// day3_part2_top
module day3_part2_top( clk, rst, rom_addr, rom_data, sum, done );
    input clk;
    input rst;
    output [13:0] rom_addr;
    input [7:0] rom_data;
    output [31:0] sum;
    output done;
    reg [13:0] addr;
    wire [7:0] rom_out;
    reg [63:0] sub_group1;
    reg [63:0] sub_group2;
    reg [63:0] sub_group3;
    reg [63:0] comparator;
    reg [7:0] value;
    reg [31:0] sum_triples;
    localparam READ_1 = 3'b000, READ_2 = 3'b001, READ_3 = 3'b010, COMPARE = 3'b011, GET_VAL = 3'b100, CHECK = 3'b101, DONE = 3'b110;
    reg [2:0] state;
    reg int_done;
    assign sum = sum_triples;
    assign done = int_done;
    assign rom_addr = addr;
    assign rom_out = rom_data;
    always @ (posedge clk)
    begin
    if (rst)
    begin
        addr <= 14'b0;
        sub_group1 <= 64'b0;
        sub_group2 <= 64'b0;
        sub_group3 <= 64'b0;
        comparator <= 64'b0;
        value <= 8'b0;
        sum_triples <= 32'b0;
        state <= READ_1;
        int_done <= 1'b0;
    end
    else
    case (state)
    READ_1:
    begin
        addr <= addr + 1;
        if (rom_out == 8'b0)
            state <= READ_2;
        else
            sub_group1[rom_out] <= 1'b1;
    end
    READ_2:
    begin
        addr <= addr + 1;
        if (rom_out == 8'b0)
            state <= READ_3;
        else
            sub_group2[rom_out] <= 1'b1;
    end
    READ_3:
    begin
        addr <= addr + 1;
        if (rom_out == 8'b0)
            state <= COMPARE;
        else
            sub_group3[rom_out] <= 1'b1;
    end
    COMPARE:
    begin
        comparator <= sub_group1 & sub_group2 & sub_group3;
        if ((sub_group1 & sub_group2 & sub_group3) != 64'b0)
        begin
            value <= 8'b0;
            state <= GET_VAL;
        end
        else
        begin
            state <= CHECK;
        end
    end
    GET_VAL:
    begin
        comparator <= comparator >> 1;
        value <= value + 1;
        if (comparator == 1'b1)
        begin
            state <= CHECK;
            sum_triples <= sum_triples + value;
        end
    end
    CHECK:
    begin
        if (rom_out == 8'b0)
            state <= DONE;
        else
        begin
            state <= READ_1;
            sub_group1 <= 64'b0;
            sub_group2 <= 64'b0;
            sub_group3 <= 64'b0;
            comparator <= 64'b0;
        end
  ...
clock: 1.83 ns
lec_check: 0
abc_area: 0
cap_margin: 20
core_margin: 2
core_utilization: 71
cts_cluster_diameter: 205
cts_cluster_size: 15
place_density: 0.74
slew_margin: 20
run.sh (not shown) runs the stock make flow with config.mk's settings and CLKGATE_MAP_FILE=.
The baseline ended with an error in clock tree synthesis.
Edit:
Settings changed: CAP_MARGIN 20 to 0, CORE_ASPECT_RATIO from default to 0.74, CORE_MARGIN 2 to 9, CORE_UTILIZATION 71 to 46, CTS_CLUSTER_DIAMETER 205 to default, CTS_CLUSTER_SIZE 15 to default, MIN_ROUTING_LAYER from default to met2, PLACE_DENSITY 0.74 to default.
Clock period 1.83 ns to 4.0 ns, I/O delays scaled along.
With this change the flow finished with timing, DRC and antenna clean.
Synthesized cell count is unchanged.
Synthesized area does not change.
Die size is higher by 79%.
Edit:
Settings changed: CAP_MARGIN 0 to 20, CELL_PAD_IN_SITES_GLOBAL_PLACEMENT from default to 0, CORE_ASPECT_RATIO 0.74 to default, CORE_MARGIN 9 to 2, CORE_UTILIZATION 46 to 72, CTS_CLUSTER_DIAMETER from default to 204, CTS_CLUSTER_SIZE from default to 58, GPL_ROUTABILITY_DRIVEN from default to 1, GPL_TIMING_DRIVEN from default to 1, MIN_ROUTING_LAYER met2 to met1, PLACE_DENSITY_LB_ADDON from default to 0.29, SLEW_MARGIN 20 to 40, TNS_END_PERCENT from default to 65.
Clock period 4.0 ns to 1.83 ns, I/O delays scaled along.
With this change the flow stopped in clock tree synthesis; die size falls by about 45%; area after synthesis does not change; synthesized cell count stays the same.
Edit:
Settings changed: CORE_UTILIZATION 72 to 71.
What happened: With this change the flow stopped in global routing on DPL-0038; die size went up slightly; area after synthesis does not change; synthesized cell count is unchanged.
Edit:
Settings changed: ABC_AREA 0 to default, CELL_PAD_IN_SITES_GLOBAL_PLACEMENT 0 to default, CORE_UTILIZATION 71 to 40, CTS_CLUSTER_DIAMETER 204 to default, CTS_CLUSTER_SIZE 58 to default, GPL_ROUTABILITY_DRIVEN 1 to default, GPL_TIMING_DRIVEN 1 to default, MIN_ROUTING_LAYER met1 to default, PLACE_DENSITY_LB_ADDON 0.29 to default, SLEW_MARGIN 40 to 20, TNS_END_PERCENT 65 to default.
Clock period 1.83 ns to 4.0 ns, I/O delays scaled along.
The changed run ran to the end with no violations.
Synthesized area does not change.
Synthesized cell count does not change.
Die area grows by well over a third.
